Design pwmblink, start of the top module:
module pwmblink(
    input  logic clk,
    input  logic rst,
    output logic RGB_R,
    output logic RGB_B,
    output logic RGB_G
);
    parameter CLKMAX = 12000000;  
    logic [31:0] counter;
    logic [8:0] x;  
    logic [7:0] sharktooth;  
    logic [7:0] red;
    logic [7:0] green;
    logic [7:0] blue;
    always_ff @(posedge clk) begin
        if (rst) begin
            counter <= 0;
            x <= 0;
            sharktooth <= 0;
        end else begin
        if (counter >= CLKMAX/360) begin
            counter <= 0;
            if (x >= 359) begin
                x <= 0;
            end
            else begin
                x <= x + 1;
            end
            end
        else begin
            counter <= counter + 1;
        end
        sharktooth <= sharktooth + 1;
        end
    end
    always_comb begin
        if(x < 60) begin
            green = 255*x/60;
            blue = 0;
            red  = 255;
        end else if (x < 120) begin
            green = 255;
            blue = 0;
            red  = 255 - 255*(x-60)/60;
        end else if (x < 180) begin
            green = 255;
            blue = 255*(x-120)/60;
            red  = 0;
        end else if (x < 240) begin
            green = 255 - 255*(x-180)/60;
            blue = 255;
            red  = 0;
        end else if (x < 300) begin
            green = 0;
            blue = 255;
            red  = 255*(x-240)/60;
        end else begin
            green = 0;
  ...
Size in the first run: roughly 2,600 cells after synthesis, roughly 5 I/O pins.
export LEC_CHECK = 0
export ABC_AREA = 1
export CAP_MARGIN = 20
export CORE_ASPECT_RATIO = 0.64
export CORE_MARGIN = 2
export CORE_UTILIZATION = 40
export CTS_CLUSTER_DIAMETER = 29
export CTS_CLUSTER_SIZE = 81
export HOLD_SLACK_MARGIN = 0.28
export MAX_ROUTING_LAYER = met4
export MIN_ROUTING_LAYER = met2
export PLACE_DENSITY = 0.58
export SLEW_MARGIN = 25
create_clock -name core_clock -period 25.9 [get_ports {clk}]
run.sh (not shown) runs the stock make flow with config.mk's settings and CLKGATE_MAP_FILE=.
The starting point finished with timing, DRC and antenna clean.
Next try:
Settings changed: ABC_AREA 1 to unset, CORE_ASPECT_RATIO 0.64 to unset, CORE_UTILIZATION 40 to 72, CTS_CLUSTER_DIAMETER 29 to unset, CTS_CLUSTER_SIZE 81 to unset, HOLD_SLACK_MARGIN 0.28 to unset, MAX_ROUTING_LAYER met4 to unset, MIN_ROUTING_LAYER met2 to unset, PLACE_DENSITY 0.58 to unset, SLEW_MARGIN 25 to 20.
Clock period 25.9 ns to 13.8 ns, I/O delays scaled along.
Result: The changed run stopped in clock tree synthesis on DPL-0033; area after synthesis barely changes; die area decreases by 44%; synthesized cell count came out lower by 13%.

---

run X:
Starting RTL as in the previous note.
Settings: LEC_CHECK=0, CAP_MARGIN=20, CELL_PAD_IN_SITES_DETAIL_PLACEMENT=0, CORE_ASPECT_RATIO=0.5, CORE_MARGIN=2, CORE_UTILIZATION=25, GPL_TIMING_DRIVEN=0, MIN_ROUTING_LAYER=met1, SETUP_SLACK_MARGIN=-0.32, SLEW_MARGIN=40, TNS_END_PERCENT=5; clock period 34.5 ns.
Run X finished every stage and its layout cleared the timing, design-rule and antenna checks.
Setup changes, run X to run K
==> flow/config.mk <==
export PLATFORM = sky130hd
export DESIGN_NAME = pwmblink
export DESIGN_NICKNAME = pwmblink
export VERILOG_FILES = /design/flow/design.v
export SDC_FILE = /design/flow/constraint.sdc
export NUM_CORES = 4
export LEC_CHECK = 0
export CAP_MARGIN = 20
export CORE_MARGIN = 2
export CORE_UTILIZATION = 68
export SLEW_MARGIN = 20
==> flow/constraint.sdc <==
create_clock -name core_clock -period 24.2 [get_ports {clk}]
set_input_delay 4.8400 -clock core_clock [delete_from_list [all_inputs] [get_ports {clk}]]
set_output_delay 4.8400 -clock core_clock [all_outputs]
set_load 0.01 [all_outputs]
- For proportion of power drawn by combinational gates, run K and run X come out practically identical.
- When the final numbers for run X and run K were put side by side, the number of standard-cell rows in the floorplan turned out to be greater in run X.
- The final reports for run K and run X show internal power of the cells higher in the former.

---

The RTL this note starts from:
==> flow/design.v <==
module pwmblink(
    input  logic clk,
    input  logic rst,
    output logic RGB_R,
    output logic RGB_B,
    output logic RGB_G
);
    parameter CLKMAX = 12000000;  
    logic [31:0] counter;
    logic [8:0] x;  
    logic [7:0] sharktooth;  
    logic [7:0] red;
    logic [7:0] green;
    logic [7:0] blue;
    always_ff @(posedge clk) begin
        if (rst) begin
            counter <= 0;
            x <= 0;
            sharktooth <= 0;
        end else begin
        if (counter >= CLKMAX/360) begin
            counter <= 0;
            if (x >= 359) begin
                x <= 0;
            end
            else begin
                x <= x + 1;
            end
            end
        else begin
            counter <= counter + 1;
        end
        sharktooth <= sharktooth + 1;
        end
    end
    always_comb begin
        if(x < 60) begin
            green = 255*x/60;
            blue = 0;
            red  = 255;
        end else if (x < 120) begin
            green = 255;
            blue = 0;
            red  = 255 - 255*(x-60)/60;
        end else if (x < 180) begin
            green = 255;
            blue = 255*(x-120)/60;
            red  = 0;
        end else if (x < 240) begin
            green = 255 - 255*(x-180)/60;
            blue = 255;
            red  = 0;
        end else if (x < 300) begin
            green = 0;
            blue = 255;
            red  = 255*(x-240)/60;
        end else begin
            green = 0;
            blue = 255 - 255*(x-300)/60;
            red  = 255;
        end
    end
    assign {RGB_R, RGB_G, RGB_B} = {sharktooth < red, sharktooth < green, sharktooth < blue};
endmodule
Settings: LEC_CHECK=0, ABC_AREA=1, CAP_MARGIN=20, CELL_PAD_IN_SITES_GLOBAL_PLACEMENT=3, CORE_ASPECT_RATIO=0.75, CORE_MARGIN=8, CORE_UTILIZATION=63, CTS_CLUSTER_DIAMETER=29, CTS_CLUSTER_SIZE=81, HOLD_SLACK_MARGIN=0.28, MAX_ROUTING_LAYER=met4, MIN_ROUTING_LAYER=met2, PLACE_DENSITY=0.58, SLEW_MARGIN=0; clock period 25.9 ns.
The first run died in 3_1_place_gp_skip_io.
Change:
- ABC_AREA: 1 -> unset
- CELL_PAD_IN_SITES_GLOBAL_PLACEMENT: 3 -> unset
- CORE_ASPECT_RATIO: 0.75 -> unset
- CORE_MARGIN: 8 -> 2
- CORE_UTILIZATION: 63 -> 66
- CTS_CLUSTER_DIAMETER: 29 -> unset
- CTS_CLUSTER_SIZE: 81 -> unset
- HOLD_SLACK_MARGIN: 0.28 -> unset
- MAX_ROUTING_LAYER: met4 -> unset
- MIN_ROUTING_LAYER: met2 -> unset
- PLACE_DENSITY: 0.58 -> unset
- SLEW_MARGIN: 0 -> 20
- clock period: 25.9 -> 28.9 ns (I/O delays scaled with it)
Now the flow produced a clean layout.
Synthesized area hardly moves.
Die area went down by 16%.
Synthesized cell count goes down by about 13%.
Power is estimated from default activity; no workload was simulated.
